==> inputs of run a <==
==> flow/design.v <==
`timescale 1ns/100ps
module mult_stage( input clock, reset, start, nuke, 
		   input [63:0] product_in, mplier_in, mcand_in,
		   output logic done,
		   output logic [63:0] product_out, mplier_out, mcand_out
		  );
	logic [63:0] prod_in_reg, partial_prod_reg;
	logic [63:0] partial_product, next_mplier, next_mcand;
	assign product_out = prod_in_reg + partial_prod_reg;
	assign partial_product = mplier_in[7:0] * mcand_in;
	assign next_mplier = {8'b0,mplier_in[63:8]};
	assign next_mcand = {mcand_in[55:0],8'b0};
	always_ff @(posedge clock) begin
		prod_in_reg      <= product_in;
		partial_prod_reg <= partial_product;
		mplier_out       <= next_mplier;
		mcand_out        <= next_mcand;
	end
	always_ff @(posedge clock) begin
		if(reset)
			done <= 1'b0;
		else if(nuke)
			done <= 1'b0;
		else
			done <= start;
	end
endmodule
`timescale 1ns/100ps
module mult(	input clock, reset, nuke, 
		input [63:0] mcand, mplier,
		input start,
		output [63:0] product,
		output done
	   );
  	logic [63:0] mcand_out, mplier_out;
  	logic [(7*64)-1:0] internal_products, internal_mcands, internal_mpliers;
  	logic [6:0] internal_dones;
	mult_stage mstage [7:0]  (
		.clock(clock),
		.reset(reset),
		.nuke(nuke), 
		.product_in({internal_products,64'h0}),
		.mplier_in({internal_mpliers,mplier}),
		.mcand_in({internal_mcands,mcand}),
		.start({internal_dones,start}),
		.product_out({product,internal_products}),
		.mplier_out({mplier_out,internal_mpliers}),
		.mcand_out({mcand_out,internal_mcands}),
		.done({done,internal_dones})
	);
endmodule
==> flow/run.sh <==
#!/bin/bash
# the make line also repeats each setting of config.mk as NAME=value (left out here)
make -C /OpenROAD-flow-scripts/flow DESIGN_CONFIG=/design/flow/config.mk WORK_HOME=/design/flow/orfs CLKGATE_MAP_FILE= finish
==> flow/config.mk <==
export PLATFORM = sky130hd
export DESIGN_NAME = mult
export DESIGN_NICKNAME = mult
export VERILOG_FILES = /design/flow/design.v
export SDC_FILE = /design/flow/constraint.sdc
export NUM_CORES = 4
export LEC_CHECK = 0
export ABC_AREA = 0
export CAP_MARGIN = 35
export CORE_ASPECT_RATIO = 1.36
export CORE_MARGIN = 2
export CORE_UTILIZATION = 67
export CTS_CLUSTER_SIZE = 16
export GPL_TIMING_DRIVEN = 1
export PLACE_DENSITY = 0.77
export SLEW_MARGIN = 20
==> flow/constraint.sdc <==
create_clock -name core_clock -period 4.87 [get_ports {clock}]
set_input_delay 0.9740 -clock core_clock [delete_from_list [all_inputs] [get_ports {clock}]]
set_output_delay 0.9740 -clock core_clock [all_outputs]
set_load 0.01 [all_outputs]
==> run b: changes against run a <==
Settings changed: ABC_AREA 0 to 1, CORE_ASPECT_RATIO 1.36 to 0.91, CORE_UTILIZATION 67 to 72, CTS_CLUSTER_DIAMETER set to 364, HOLD_SLACK_MARGIN set to 0.29.
==> flow/constraint.sdc (replaced) <==
create_clock -name core_clock -period 3.84 [get_ports {clock}]
set_input_delay 0.7680 -clock core_clock [delete_from_list [all_inputs] [get_ports {clock}]]
set_output_delay 0.7680 -clock core_clock [all_outputs]
set_load 0.01 [all_outputs]
==> comparison <==
- Between run b and run a, the lower synthesized cell count is in run a (gap about 64%, measured against run a).
- Die area: run b is larger than run a (9.8%).
- In run b the synthesized area is larger than in run a, by about 18%.
- Run a reached the layout checks and failed them: negative setup slack. Run b did not get past global routing (5_1_grt), error GRT-0116.
==> figures <==
Result of the run: run a complete, but fails checks; run b stopped before the end
Failing step: run a -; run b global routing (5_1_grt)
Reasons for failing layout checks: run a negative setup slack; run b -
Total placed cells including tap cells: run a 12289; run b 18457
Fa+ha+maj area frac: run a 0.383; run b 0.324
Per-instance average area after synthesis: run a 9.97 sq um; run b 7.17 sq um
Total die area: run a 0.144 sq mm; run b 0.158 sq mm
Post-Syn Area: run a 0.0942 sq mm; run b 0.111 sq mm
Number of gates resized after CTS: run a 645; run b 425
Global placement routability congestion: run a 0.966; run b 1.17
Initial standard-cell utilization of the core: run a 0.674; run b 0.725
Die H: run a 441 um; run b 379 um
DPL Wire Length: run a 200000 um; run b 328000 um
Seq/Total Area, Yosys: run a 0.253; run b 0.215
Die X-Extent: run a 325 um; run b 416 um
Most repeated cell in the gate-level netlist after synthesis: run a and2_1; run b nand2_1
Unique cell types: run a 79; run b 47
Placed cell area: run a 0.106 sq mm; run b 0.127 sq mm
Number of buffers created by CTS: run a 114; run b 84
Core Footprint: run a 0.140 sq mm; run b 0.153 sq mm
Total cells reported by yosys after synthesis: run a 9442; run b 15506
Post-placement setup slack: run a -1.96 ns; run b -1.39 ns
Cells after synthesis: run a 9442; run b 15506

* * *

==> inputs of 10-13 <==
// mult: RTL as listed in full above, without the edits since
Settings: LEC_CHECK=0, ABC_AREA=0, CAP_MARGIN=35, CORE_ASPECT_RATIO=1.63, CORE_MARGIN=7, CORE_UTILIZATION=18, CTS_CLUSTER_SIZE=16, GPL_ROUTABILITY_DRIVEN=0, GPL_TIMING_DRIVEN=0, MIN_ROUTING_LAYER=met2, PLACE_DENSITY=0.39, SETUP_SLACK_MARGIN=0.13, SLEW_MARGIN=20; clock period 4.87 ns.
run.sh (not shown) runs the stock make flow with config.mk's settings and CLKGATE_MAP_FILE=.
==> inputs of 05-25, as changes to 10-13 <==
==> flow/config.mk (replaced) <==
export PLATFORM = sky130hd
export DESIGN_NAME = mult
export DESIGN_NICKNAME = mult
export VERILOG_FILES = /design/flow/design.v
export SDC_FILE = /design/flow/constraint.sdc
export NUM_CORES = 4
export LEC_CHECK = 0
export ABC_AREA = 0
export CAP_MARGIN = 40
export CORE_ASPECT_RATIO = 1.63
export CORE_MARGIN = 2
export CORE_UTILIZATION = 72
export CTS_CLUSTER_DIAMETER = 222
export CTS_CLUSTER_SIZE = 90
export GPL_TIMING_DRIVEN = 1
export PLACE_DENSITY_LB_ADDON = 0.04
export SLEW_MARGIN = 20
export TNS_END_PERCENT = 40
==> flow/constraint.sdc (replaced) <==
create_clock -name core_clock -period 4.29 [get_ports {clock}]
set_input_delay 0.8580 -clock core_clock [delete_from_list [all_inputs] [get_ports {clock}]]
set_output_delay 0.8580 -clock core_clock [all_outputs]
set_load 0.01 [all_outputs]
==> inputs of 06-03, as changes to 10-13 <==
==> flow/config.mk (replaced) <==
export PLATFORM = sky130hd
export DESIGN_NAME = mult
export DESIGN_NICKNAME = mult
export VERILOG_FILES = /design/flow/design.v
export SDC_FILE = /design/flow/constraint.sdc
export NUM_CORES = 4
export LEC_CHECK = 0
export ABC_AREA = 1
export CAP_MARGIN = 20
export CORE_MARGIN = 2
export CORE_UTILIZATION = 40
export CTS_CLUSTER_SIZE = 42
export GPL_ROUTABILITY_DRIVEN = 0
export HOLD_SLACK_MARGIN = 0.07
export PLACE_DENSITY = 0.79
export SLEW_MARGIN = 20
export TNS_END_PERCENT = 95
==> flow/constraint.sdc (replaced) <==
create_clock -name core_clock -period 9.21 [get_ports {clock}]
set_input_delay 1.8420 -clock core_clock [delete_from_list [all_inputs] [get_ports {clock}]]
set_output_delay 1.8420 -clock core_clock [all_outputs]
set_load 0.01 [all_outputs]
==> summary.txt <==
Notes on the physical implementation.

- The worst setup slack after layout is -1.00 ns, for reference.
- Per the timing report, the achievable frequency comes out to 170 MHz.
- Compared with the post-synthesis result, the final layout area differs by 24.3%.
- The flow ran to the end, but the layout failed its checks.
- The layout checks failed on setup timing.
- The final report lists the setup-violating endpoint count as 126.
The numbers above come from 10-13.

==> summary.txt <==
State of the implementation.

- After Yosys synthesis, full adders, half adders and majority gates account for 38.3% of the synthesized area.
- In the Yosys report the total cell count is between 9k and 10k.
- The aoi/oai-family share of the synthesized area is under 10%, for reference.
- The stage where the run came to a stop is 5_1_grt.
- During I/O placement, the number of pins put on the boundary was 197.
- The flow did not finish.
- The tool reported: "[ERROR GRT-0232] Routing congestion too high. Check the congestion heatmap in the GUI".
The numbers above come from 05-25.

==> summary.txt <==
Notes on the physical implementation.

- Across all setup checks in the final design, the least slack found is 3.13 ns.
- Based on the critical path, the design can be clocked at up to 165 MHz.
- The run finished with no timing, DRC or antenna violations.
- The gate-level netlist out of Yosys references 47 unique cell types.
- Between the synthesized netlist and the finished layout, the area growth was recorded as 8.25%.
- The end-of-flow timing check tallies setup violations at 0.
The numbers above come from 06-03.


* * *

==> v38: inputs <==
// mult: RTL as listed in full above, without the edits since
clock: 4.0 ns
lec_check: 0
abc_area: 0
cap_margin: 35
core_aspect_ratio: 1.63
core_margin: 2
core_utilization: 18
cts_cluster_size: 38
gpl_timing_driven: 1
place_density_lb_addon: 0.11
slew_margin: 20
==> v31 (differences from v38) <==
- ABC_AREA: 0 -> unset
- CAP_MARGIN: 35 -> 30
- CORE_ASPECT_RATIO: 1.63 -> unset
- CORE_UTILIZATION: 18 -> 40
- CTS_CLUSTER_SIZE: 38 -> unset
- GPL_TIMING_DRIVEN: 1 -> unset
- PLACE_DENSITY_LB_ADDON: 0.11 -> unset
- SETUP_SLACK_MARGIN: unset -> 0.36
==> flow/constraint.sdc (replaced) <==
create_clock -name core_clock -period 7.0 [get_ports {clock}]
set_input_delay 1.4000 -clock core_clock [delete_from_list [all_inputs] [get_ports {clock}]]
set_output_delay 1.4000 -clock core_clock [all_outputs]
set_load 0.01 [all_outputs]
==> results <==
| quantity | v38 | v31 |
|---|---|---|
| Leakage power of the design | 0.05744 uW | 0.04866 uW |
| Clock slew seen by the registers of the worst setup and hold paths | 0.07 ns | 0.06 ns |
| Final tally of setup violations | 207 | 0 |
| Largest fanout on the critical path | 8 | 10 |
| Total number of tap cells | 6,820 | 3,150 |
| Floorplan die width | 570.5 um | 489.2 um |
| Area growth from synthesis to final layout | 35.22% | 12.15% |
| Worst hold margin | 0.1353 ns | 0.3064 ns |
| Global-route wire length before repair | 486,300 um | 368,000 um |
| Fraction of cell area in non-clock buffers | 13.16% | 3.442% |
| Net switching component of the power | 49,380 uW | 22,250 uW |
| Detailed route wirelength on metal2 | 190,600 um | 107,500 um |
| Hold WC Path Type | input pin to register | register to register |
| DR WL met3 | 6073 um | 10,790 um |
| Start point of the critical path | mstage[2].mplier_out[2] | mstage[0].mplier_out[4] |
| Worst hold path stage count | 2 | 0 |
| Number of global-route vias before repair | 81,091 | 70,054 |
| Number of antenna repair diodes | 6 | 0 |
| Detail Placement HPWL | 263,600 um | 179,400 um |
| Outcome | failed layout checks | complete, no violations |
| Violated checks | negative setup slack | - |
| Met2 Track Usage GR | 25.74% | 32.47% |

* * *

==> job 8469: inputs <==
Starts from the design.v that is shown in full above.
Settings: LEC_CHECK=0, ABC_AREA=1, CAP_MARGIN=20, CORE_MARGIN=2, CORE_UTILIZATION=72, CTS_CLUSTER_DIAMETER=230, CTS_CLUSTER_SIZE=22, MAX_ROUTING_LAYER=met4, PLACE_DENSITY_LB_ADDON=0.03, SETUP_SLACK_MARGIN=0.93, SLEW_MARGIN=20, TNS_END_PERCENT=40; clock period 3.72 ns.
==> job 8225 (differences from job 8469) <==
Settings changed: ABC_AREA 1 to unset, CORE_UTILIZATION 72 to 40, CTS_CLUSTER_DIAMETER 230 to unset, CTS_CLUSTER_SIZE 22 to unset, MAX_ROUTING_LAYER met4 to unset, PLACE_DENSITY_LB_ADDON 0.03 to unset, SETUP_SLACK_MARGIN 0.93 to unset, TNS_END_PERCENT 40 to unset.
==> flow/constraint.sdc (replaced) <==
create_clock -name core_clock -period 6.66 [get_ports {clock}]
set_input_delay 1.3320 -clock core_clock [delete_from_list [all_inputs] [get_ports {clock}]]
set_output_delay 1.3320 -clock core_clock [all_outputs]
set_load 0.01 [all_outputs]
==> job 5703 (differences from job 8469) <==
Settings changed: ABC_AREA 1 to 0, CAP_MARGIN 20 to 35, CORE_ASPECT_RATIO set to 1.63, CORE_UTILIZATION 72 to 62, CTS_CLUSTER_DIAMETER 230 to unset, CTS_CLUSTER_SIZE 22 to 16, GPL_TIMING_DRIVEN set to 1, MAX_ROUTING_LAYER met4 to unset, PLACE_DENSITY_LB_ADDON 0.03 to unset, SETUP_SLACK_MARGIN 0.93 to unset, TNS_END_PERCENT 40 to unset.
==> flow/constraint.sdc (replaced) <==
create_clock -name core_clock -period 4.87 [get_ports {clock}]
set_input_delay 0.9740 -clock core_clock [delete_from_list [all_inputs] [get_ports {clock}]]
set_output_delay 0.9740 -clock core_clock [all_outputs]
set_load 0.01 [all_outputs]
==> job 9764 (differences from job 8469) <==
Settings changed: ABC_AREA 1 to unset, CORE_UTILIZATION 72 to 60, CTS_CLUSTER_DIAMETER 230 to unset, CTS_CLUSTER_SIZE 22 to 100, MAX_ROUTING_LAYER met4 to unset, PLACE_DENSITY_LB_ADDON 0.03 to unset, SETUP_SLACK_MARGIN 0.93 to unset, TNS_END_PERCENT 40 to unset.
==> flow/constraint.sdc (replaced) <==
create_clock -name core_clock -period 3.58 [get_ports {clock}]
set_input_delay 0.7160 -clock core_clock [delete_from_list [all_inputs] [get_ports {clock}]]
set_output_delay 0.7160 -clock core_clock [all_outputs]
set_load 0.01 [all_outputs]
==> qor summary <==
Slowest-stage cell, CP: job 8225 sky130_fd_sc_hd__fa_1; job 8469 -; job 9764 sky130_fd_sc_hd__fa_1; job 5703 sky130_fd_sc_hd__fa_1
CP startpoint: job 8225 mplier[2]; job 8469 -; job 9764 mstage[1].mcand_out[18]$_DFF_P_; job 5703 mstage[1].mplier_out[4]$_DFF_P_
Worst-case headroom to the max-slew limit: job 8225 0.291; job 8469 -; job 9764 0.403; job 5703 0.328
Multi-input gate count: job 8225 6699; job 8469 -; job 9764 6699; job 5703 6699
Outcome: job 8225 timing/DRC/antenna clean; job 8469 aborted with a tool error; job 9764 finished with violations; job 5703 finished with violations
Last stage reached: job 8225 -; job 8469 global routing; job 9764 -; job 5703 -
Violated checks: job 8225 -; job 8469 -; job 9764 antenna violations, negative setup slack; job 5703 negative setup slack
Worst hold margin: job 8225 0.292 ns; job 8469 -; job 9764 0.254 ns; job 5703 0.319 ns
Vias/cell: job 8225 4.97; job 8469 -; job 9764 5.33; job 5703 5.66
Net count, final: job 8225 11934; job 8469 -; job 9764 13235; job 5703 12952
Actual slew at the worst max-slew pin: job 8225 1.06 ns; job 8469 -; job 9764 0.887 ns; job 5703 1.00 ns
Min-delay worst type: job 8225 flip-flop to flip-flop; job 8469 -; job 9764 input pin to flip-flop; job 5703 flip-flop to flip-flop
Die Footprint: job 8225 239000 sq um; job 8469 158000 sq um; job 9764 160000 sq um; job 5703 155000 sq um
Overall die height: job 8225 489 microns; job 8469 397 microns; job 9764 400 microns; job 5703 502 microns
Core Box Area: job 8225 235000 sq um; job 8469 154000 sq um; job 9764 156000 sq um; job 5703 151000 sq um
Proportion of power drawn by combinational gates: job 8225 0.639; job 8469 -; job 9764 0.717; job 5703 0.733
Yosys top cell area share: job 8225 0.308; job 8469 0.260; job 9764 0.308; job 5703 0.308
Area fraction in and, or, nand and nor cells: job 8225 0.166; job 8469 0.236; job 9764 0.166; job 5703 0.166
Endpoint of the most critical setup path: job 8225 mstage[0].partial_prod_reg[49]$_DFF_P_; job 8469 -; job 9764 mstage[2].partial_prod_reg[62]$_DFF_P_; job 5703 mstage[2].partial_prod_reg[62]$_DFF_P_
Starting density of the core: job 8225 0.401; job 8469 0.724; job 9764 0.604; job 5703 0.625
Fraction of area in non-clock buffers: job 8225 0.0407; job 8469 -; job 9764 0.129; job 5703 0.118
Die width: job 8225 489 microns; job 8469 397 microns; job 9764 400 microns; job 5703 309 microns
Synth unique cells: job 8225 79; job 8469 47; job 9764 79; job 5703 79
Placed wire-length estimate: job 8225 181 mm; job 8469 331 mm; job 9764 202 mm; job 5703 235 mm
Power figures rest on the tool's default switching activity, not on a simulated workload.
